== wip/harbor ==
// mult
module mult(	input clock, reset, nuke, 
		input [63:0] mcand, mplier,
		input start,
		output [63:0] product,
		output done
	   );
clock: 4.87 ns
lec_check: 0
abc_area: 1
cap_margin: 35
core_aspect_ratio: 0.91
core_margin: 2
core_utilization: 72
cts_cluster_diameter: 364
cts_cluster_size: 16
gpl_timing_driven: 1
hold_slack_margin: 0.29
place_density: 0.77
setup_slack_margin: 1.27
slew_margin: 20
run.sh (not shown) runs the stock make flow with config.mk's settings and CLKGATE_MAP_FILE=.
Status: wip/harbor FAILED at global routing (5_1_grt) (tool error)
Input changes introduced in wip/violet (baseline for comparison: wip/harbor):
- a deleted PLACE_DENSITY that had been 0.77
- a deleted GPL_TIMING_DRIVEN that had been 1
- a change of CAP_MARGIN from 35 to 20
- a deleted SETUP_SLACK_MARGIN that had been 1.27
- a deleted CTS_CLUSTER_SIZE that had been 16
- a deleted ABC_AREA that had been 1
- a deleted CORE_ASPECT_RATIO that had been 0.91
- a change of CORE_UTILIZATION from 72 to 40
- a deleted HOLD_SLACK_MARGIN that had been 0.29
- a deleted CTS_CLUSTER_DIAMETER that had been 364
- a change of the clock period (ns, I/O delays scaled along) from 4.87 to 6.66
[summary]
Of wip/violet and wip/harbor, the higher count of instantiated cells in the yosys netlist belongs to wip/harbor.
Share of cell area taken by muxes after synthesis: wip/violet vs wip/harbor — no meaningful difference
wip/violet has post-placement cell count below what wip/harbor had.
Compared with wip/harbor, wip/violet shows a number of buffers inserted during clock tree synthesis that is 55 higher.
wip/violet: PASS, flow complete, no timing, DRC or antenna violations
The log for wip/harbor ends in global routing (5_1_grt) with error GRT-0232, so the run never completed.
Taking wip/harbor as 1.0, wip/violet lands at 0.59 on half-perimeter wire length of the detailed placement result.
Core area, wip/violet vs wip/harbor: up by more than half
Compared with wip/harbor, wip/violet shows synthesized cell count that has gone down by more than a quarter.
wip/violet vs wip/harbor on die area: wip/violet is the higher one.
Input changes introduced in wip/maple (baseline for comparison: wip/violet):
- an added PLACE_DENSITY_LB_ADDON of 0.01
- a change of CORE_UTILIZATION from 40 to 72
- an added CTS_CLUSTER_SIZE of 15
- a change of the clock period (ns, I/O delays scaled along) from 6.66 to 5.49
wip/maple -> stages 100% | layout checks FAIL | negative setup slack
The hold slack was comparable across wip/maple and wip/violet.
When wip/maple is measured against wip/violet, its area growth from synthesis to layout turns out 3.6 points higher.
Area of the multi-input gates was higher in the run labelled wip/maple.
Transition time at the pin with the least slew margin | wip/maple below wip/violet
NOTE: number of signal-net buffers in the layout in wip/maple exceeds that of wip/violet
When wip/maple is measured against wip/violet, its instance count after placement with tap cells included turns out 936 lower.
[compare] base=wip/violet new=wip/maple: clock network fraction of total power -3.2 points; final-layout setup total negative slack -1.30 ns; worst supply voltage drop on vdd -about 1.8%.
wip/violet has a higher critical path depth than wip/maple.
--- input diff wip/maple..wip/yarrow ---
- PLACE_DENSITY_LB_ADDON now 0.03, was 0.01
- ABC_AREA now 1, previously not set
- SETUP_SLACK_MARGIN now 0.93, previously not set
- CTS_CLUSTER_DIAMETER now 230, previously not set
- CTS_CLUSTER_SIZE now 22, was 15
- the clock period (ns, I/O delays scaled along) now 3.72, was 5.49
Results
- Measured against each other, wip/maple and wip/yarrow differ in number of buffers added by the clock tree synthesis step, the higher figure coming from wip/maple.
- Among wip/maple and wip/yarrow, the run that stopped before the end is wip/yarrow, and it is the only one.
- The log for wip/yarrow ends in global routing (5_1_grt) with error GRT-0116, so the run never completed.
- From the logs: wip/maple reached the end of the flow and failed the layout checks with negative setup slack.
- Summary of wip/yarrow over wip/maple: chip area went up, count of different cell masters after synthesis down 32, core area went up by about 19%, total cell area reported by yosys after synthesis rose by 0.017 mm2, synthesized cell count went up about 64%.
- Between wip/maple and wip/yarrow, vertical die size increased.
- XOR/XNOR share of the synthesized area, wip/maple and wip/yarrow, higher one = wip/maple.
- [wip/yarrow] sequential area share after synthesis fell 3.9 points relative to wip/maple


Starting RTL as in the previous note.
clock: 4.39 ns
lec_check: 0
abc_area: 1
cap_margin: 20
core_aspect_ratio: 0.5
core_margin: 2
core_utilization: 72
cts_cluster_diameter: 397
cts_cluster_size: 100
slew_margin: 20
tns_end_percent: 5
The baseline did not get past global routing.
Rerun with:
- ABC_AREA: 1 -> unset
- CORE_ASPECT_RATIO: 0.5 -> unset
- CORE_UTILIZATION: 72 -> 60
- CTS_CLUSTER_DIAMETER: 397 -> unset
- TNS_END_PERCENT: 5 -> unset
- clock period: 4.39 -> 3.58 ns (I/O delays scaled with it)
What happened:
- This time the run completed, yet does not pass: antenna violations, negative setup slack
- die area went up by 1.5%
- area after synthesis went down by 15%
- synthesized cell count went down by 39%
Rerun with:
- ABC_AREA: unset -> 0
- CAP_MARGIN: 20 -> 35
- CORE_ASPECT_RATIO: unset -> 1.63
- CORE_UTILIZATION: 60 -> 62
- CTS_CLUSTER_SIZE: 100 -> 16
- GPL_TIMING_DRIVEN: unset -> 1
- clock period: 3.58 -> 4.87 ns (I/O delays scaled with it)
With this change the flow finished with negative setup slack left.
Non-clock buffer count fell by 259.
Cell count fell by 2.5%.
Sequential cell count is unchanged.
Total power fell by 24%.
Clock-buffer cell count fell by 34.
Cell area fell by 1.7%.
Rerun with:
- CAP_MARGIN: 35 -> 40
- CORE_UTILIZATION: 62 -> 72
- CTS_CLUSTER_DIAMETER: unset -> 222
- CTS_CLUSTER_SIZE: 16 -> 90
- PLACE_DENSITY_LB_ADDON: unset -> 0.04
- TNS_END_PERCENT: unset -> 40
- clock period: 4.87 -> 4.29 ns (I/O delays scaled with it)
=> The new run aborted during global routing. Die size falls by 14%. Area after synthesis is unchanged. Synthesized cell count is unchanged.
Rerun with:
- ABC_AREA: 0 -> unset
- CAP_MARGIN: 40 -> 20
- CORE_ASPECT_RATIO: 1.63 -> unset
- CORE_UTILIZATION: 72 -> 40
- CTS_CLUSTER_DIAMETER: 222 -> unset
- CTS_CLUSTER_SIZE: 90 -> 69
- GPL_TIMING_DRIVEN: 1 -> unset
- PLACE_DENSITY: unset -> 0.79
- PLACE_DENSITY_LB_ADDON: 0.04 -> unset
- TNS_END_PERCENT: 40 -> unset
- clock period: 4.29 -> 7.0 ns (I/O delays scaled with it)
Effect: The changed run produced a clean layout. Synthesized area does not change. Die area increases by 79%. Synthesized cell count does not change.
Rerun with:
- ABC_AREA: unset -> 1
- CORE_ASPECT_RATIO: unset -> 0.5
- CORE_UTILIZATION: 40 -> 72
- CTS_CLUSTER_DIAMETER: unset -> 397
- CTS_CLUSTER_SIZE: 69 -> 100
- PLACE_DENSITY: 0.79 -> 0.38
- clock period: 7.0 -> 4.39 ns (I/O delays scaled with it)
Result: Now the flow aborted during global routing. Die size decreases by 34%. Synthesized area increases by 18%. Synthesized cell count increases by 64%.


Starting RTL as in the previous note.
clock: 3.84 ns
lec_check: 0
abc_area: 1
cap_margin: 35
core_aspect_ratio: 0.91
core_margin: 2
core_utilization: 72
cts_cluster_diameter: 364
cts_cluster_size: 16
gpl_timing_driven: 1
hold_slack_margin: 0.29
place_density: 0.77
slew_margin: 20
The baseline stopped in global routing (5_1_grt).
Next try:
- ABC_AREA: 1 -> 0
- HOLD_SLACK_MARGIN: 0.29 -> unset
- clock period: 3.84 -> 4.87 ns (I/O delays scaled with it)
Result:
- This time the run produced a layout that fails on negative setup slack
- synthesized cell count fell by about 40%
- die size fell by 15%
- synthesized area fell by 15%
Next try:
- CORE_ASPECT_RATIO: 0.91 -> 1.63
- CORE_UTILIZATION: 72 -> 18
- CTS_CLUSTER_DIAMETER: 364 -> unset
- CTS_CLUSTER_SIZE: 16 -> 38
- PLACE_DENSITY: 0.77 -> unset
- PLACE_DENSITY_LB_ADDON: unset -> 0.11
- clock period: 4.87 -> 4.0 ns (I/O delays scaled with it)
The new run ran to the end with violations: negative setup slack. Critical path depth increases by 2. Clock-buffer cell count increases by 108. Routed wire length is higher by a quarter to a third. Synthesized area stays the same. Setup slack degrades by 1000 ps. Clock power grows by well over a third. Utilization falls by 62 points. Sequential cell count is unchanged. Final area goes up by roughly a tenth. Non-clock buffer count came out higher by 539.
Next try:
- ABC_AREA: 0 -> unset
- CAP_MARGIN: 35 -> 20
- CORE_ASPECT_RATIO: 1.63 -> unset
- CORE_UTILIZATION: 18 -> 40
- CTS_CLUSTER_SIZE: 38 -> unset
- GPL_TIMING_DRIVEN: 1 -> unset
- PLACE_DENSITY_LB_ADDON: 0.11 -> unset
- clock period: 4.0 -> 7.0 ns (I/O delays scaled with it)
What happened: The changed run finished clean. Routed wire length went down by a quarter to a third. Global-route usage goes up by 7.1 points. Count of clock-buffer cells in the layout goes down by 28.


Starting RTL as in the previous note.
make LEC_CHECK=0 ABC_AREA=1 CAP_MARGIN=20 CORE_MARGIN=2 CORE_UTILIZATION=72 CTS_CLUSTER_DIAMETER=230 CTS_CLUSTER_SIZE=61 HOLD_SLACK_MARGIN=0.29 MAX_ROUTING_LAYER=met4 PLACE_DENSITY_LB_ADDON=0.03 SETUP_SLACK_MARGIN=0.93 SLEW_MARGIN=20 finish   # period 3.72 ns
The first run stopped in global routing (5_1_grt), error GRT-0116.
==> next run, changes <==
ABC_AREA = unset   (was 1)
CORE_UTILIZATION = 17   (was 72)
CTS_CLUSTER_DIAMETER = unset   (was 230)
CTS_CLUSTER_SIZE = unset   (was 61)
HOLD_SLACK_MARGIN = unset   (was 0.29)
MAX_ROUTING_LAYER = unset   (was met4)
PLACE_DENSITY_LB_ADDON = unset   (was 0.03)
SETUP_SLACK_MARGIN = unset   (was 0.93)
clock period = 6.66 ns   (was 3.72 ns; I/O delays follow)
What happened: Now the flow went through all stages and came out clean. Die size rose to 3.6 times its value. Synthesized area is lower by about a fifth. Synthesized cell count falls by well over a third.
==> next run, changes <==
CAP_MARGIN = 30   (was 20)
CORE_UTILIZATION = 40   (was 17)
SETUP_SLACK_MARGIN = 0.36   (was unset)
clock period = 7.0 ns   (was 6.66 ns; I/O delays follow)
The new run passed the timing, design-rule and antenna checks.
Final area drops by 4.9%.
Cell count drops by 25%.
Combinational power drops by 7.7%.
Global-route usage climbs by 11 points.
Worst setup slack gains 0.27 ns.
==> next run, changes <==
ABC_AREA = 1   (was unset)
CAP_MARGIN = 20   (was 30)
CTS_CLUSTER_SIZE = 42   (was unset)
GPL_ROUTABILITY_DRIVEN = 0   (was unset)
HOLD_SLACK_MARGIN = 0.07   (was unset)
PLACE_DENSITY = 0.79   (was unset)
SETUP_SLACK_MARGIN = unset   (was 0.36)
TNS_END_PERCENT = 95   (was unset)
clock period = 9.21 ns   (was 7.0 ns; I/O delays follow)
The changed run went through all stages and came out clean.
Routed wire length goes up by 42%.
Power goes down by 7.3%.
Register-to-register slack gets better by 3.5 ns.
Via count goes up by 47%.
Worst setup slack gets better by 2.6 ns.
Die area goes up by 18%.
==> next run, changes <==
CORE_ASPECT_RATIO = 1.25   (was unset)
CORE_UTILIZATION = 72   (was 40)
CTS_CLUSTER_DIAMETER = 389   (was unset)
CTS_CLUSTER_SIZE = 99   (was 42)
GPL_ROUTABILITY_DRIVEN = unset   (was 0)
HOLD_SLACK_MARGIN = unset   (was 0.07)
PLACE_DENSITY = unset   (was 0.79)
SETUP_SLACK_MARGIN = -0.27   (was unset)
TNS_END_PERCENT = 5   (was 95)
clock period = 3.92 ns   (was 9.21 ns; I/O delays follow)
After rerunning:
- This time the run ended with an error in global routing (5_1_grt) with GRT-0116
- synthesized area does not change
- die size decreases by 44%
- synthesized cell count is unchanged


run 1:
Starting RTL as in the previous note.
Settings: LEC_CHECK=0, ABC_AREA=0, CAP_MARGIN=0, CELL_PAD_IN_SITES_DETAIL_PLACEMENT=1, CORE_ASPECT_RATIO=0.54, CORE_MARGIN=7, CORE_UTILIZATION=18, CTS_CLUSTER_DIAMETER=50, CTS_CLUSTER_SIZE=19, GPL_ROUTABILITY_DRIVEN=1, GPL_TIMING_DRIVEN=0, HOLD_SLACK_MARGIN=0.23, MIN_ROUTING_LAYER=met2, PLACE_DENSITY_LB_ADDON=0.01, SETUP_SLACK_MARGIN=0.16, SLEW_MARGIN=20, TNS_END_PERCENT=80; clock period 10.3 ns.
Layout checks on run 1: not met. Flow itself completed; violations: max-capacitance violations, max-slew violations.
### run 1 -> run 2
# run 1
export LEC_CHECK = 0
export ABC_AREA = 0
export CAP_MARGIN = 0
export CELL_PAD_IN_SITES_DETAIL_PLACEMENT = 1
export CORE_ASPECT_RATIO = 0.54
export CORE_MARGIN = 7
export CORE_UTILIZATION = 18
export CTS_CLUSTER_DIAMETER = 50
export CTS_CLUSTER_SIZE = 19
export GPL_ROUTABILITY_DRIVEN = 1
export GPL_TIMING_DRIVEN = 0
export HOLD_SLACK_MARGIN = 0.23
export MIN_ROUTING_LAYER = met2
export PLACE_DENSITY_LB_ADDON = 0.01
export SETUP_SLACK_MARGIN = 0.16
export SLEW_MARGIN = 20
export TNS_END_PERCENT = 80
create_clock -name core_clock -period 10.3 [get_ports {clock}]
# run 2
export LEC_CHECK = 0
export CAP_MARGIN = 20
export CORE_MARGIN = 2
export CORE_UTILIZATION = 70
export SLEW_MARGIN = 20
create_clock -name core_clock -period 5.75 [get_ports {clock}]
### Flow results
- In summary, run 2 completed successfully, with a layout that passed the timing, design-rule and antenna checks.
- Arrival time at the worst endpoint down 4.32 ns in run 2 wrt run 1
- Any difference in register clock-pin slew on the reported worst setup and hold paths between run 2 and run 1 is small enough to ignore.
- Run 2 ends up with lower first-iteration DRC count than run 1 does.
- Sort run 1 and run 2 by least setup slack across all paths after layout asc -> top: run 2
- Diff run 1 -> run 2 | standard cell area after detailed placement | down by a few percent
- Post-detailed-routing wire length on run 2 is ahead of run 1.
- In run 2, met2 demand-to-capacity share in global routing is higher than in run 1.
- Combined global-route utilization of all metal layers: run 2 > run 1
[inputs] run 3 vs run 2
# run 2
export LEC_CHECK = 0
export CAP_MARGIN = 20
export CORE_MARGIN = 2
export CORE_UTILIZATION = 70
export SLEW_MARGIN = 20
create_clock -name core_clock -period 5.75 [get_ports {clock}]
# run 3
export LEC_CHECK = 0
export ABC_AREA = 1
export CAP_MARGIN = 20
export CORE_MARGIN = 2
export CORE_UTILIZATION = 72
export CTS_CLUSTER_DIAMETER = 389
export CTS_CLUSTER_SIZE = 99
export SETUP_SLACK_MARGIN = 0.93
export SLEW_MARGIN = 20
export TNS_END_PERCENT = 5
create_clock -name core_clock -period 3.92 [get_ports {clock}]
Run 3 is listed as incomplete: the tool reported an error in global routing (5_1_grt) and the run ended there.
Summary — minimum setup slack after placement, run 3 relative to run 2: lower, by 0.069 ns.
Summed instance area of the synthesized netlist | run 3 above run 2
[run 3] placement row count rose about 7.5% relative to run 2
Looking at buffer count from post-CTS setup fixing across run 2 and run 3, the one that comes out lower is run 3.
Run 3 vs run 2 — synthesized cell count rose 6,064.
Compared with run 2, run 3 shows a overall die area that is 0.020 mm² higher.
Sequential element share of the synthesized area in run 3 vs run 2: down 3.9 points
Comparing run 2 and run 3, the higher number of cell instances after yosys synthesis is on run 3.
The effective utilization at floorplan of run 3 is higher than that of run 2.
In run 3 the chip area estimate from yosys synthesis turned out 18% higher than in run 2.
The following lists how run 4 was set up differently from run 3:
# run 3
export LEC_CHECK = 0
export ABC_AREA = 1
export CAP_MARGIN = 20
export CORE_MARGIN = 2
export CORE_UTILIZATION = 72
export CTS_CLUSTER_DIAMETER = 389
export CTS_CLUSTER_SIZE = 99
export SETUP_SLACK_MARGIN = 0.93
export SLEW_MARGIN = 20
export TNS_END_PERCENT = 5
create_clock -name core_clock -period 3.92 [get_ports {clock}]
# run 4
export LEC_CHECK = 0
export CAP_MARGIN = 20
export CORE_MARGIN = 2
export CORE_UTILIZATION = 72
export PLACE_DENSITY_LB_ADDON = 0.01
export SETUP_SLACK_MARGIN = 1.62
export SLEW_MARGIN = 20
create_clock -name core_clock -period 5.59 [get_ports {clock}]
[summary]
- Run 4 had finished all stages when the layout checks came back failing, citing negative setup slack.
- Compared with run 3, in run 4 maximum level of the CTS H-tree now sits higher, height of the chip fell about 8%, combined area of all synthesized cells now sits lower, aoi/oai-family share of the synthesized area went up by 4.2 points, core region area -about 16%.
- Run 3 → run 4: post-CTS setup-driven buffer insertion count now sits higher, post-synthesis share of cell area spent on full adders, half adders and majority gates now sits higher, number of nets in the synthesized netlist now sits lower, synthesized cell count now sits lower.
- Re cell total in the yosys stat output: run 4 is about 40% down on run 3.
- Relative to run 3, the chip area estimate from yosys synthesis measured on run 4 has decreased by more than 10%.
Power figures rest on the tool's default switching activity, not on a simulated workload.
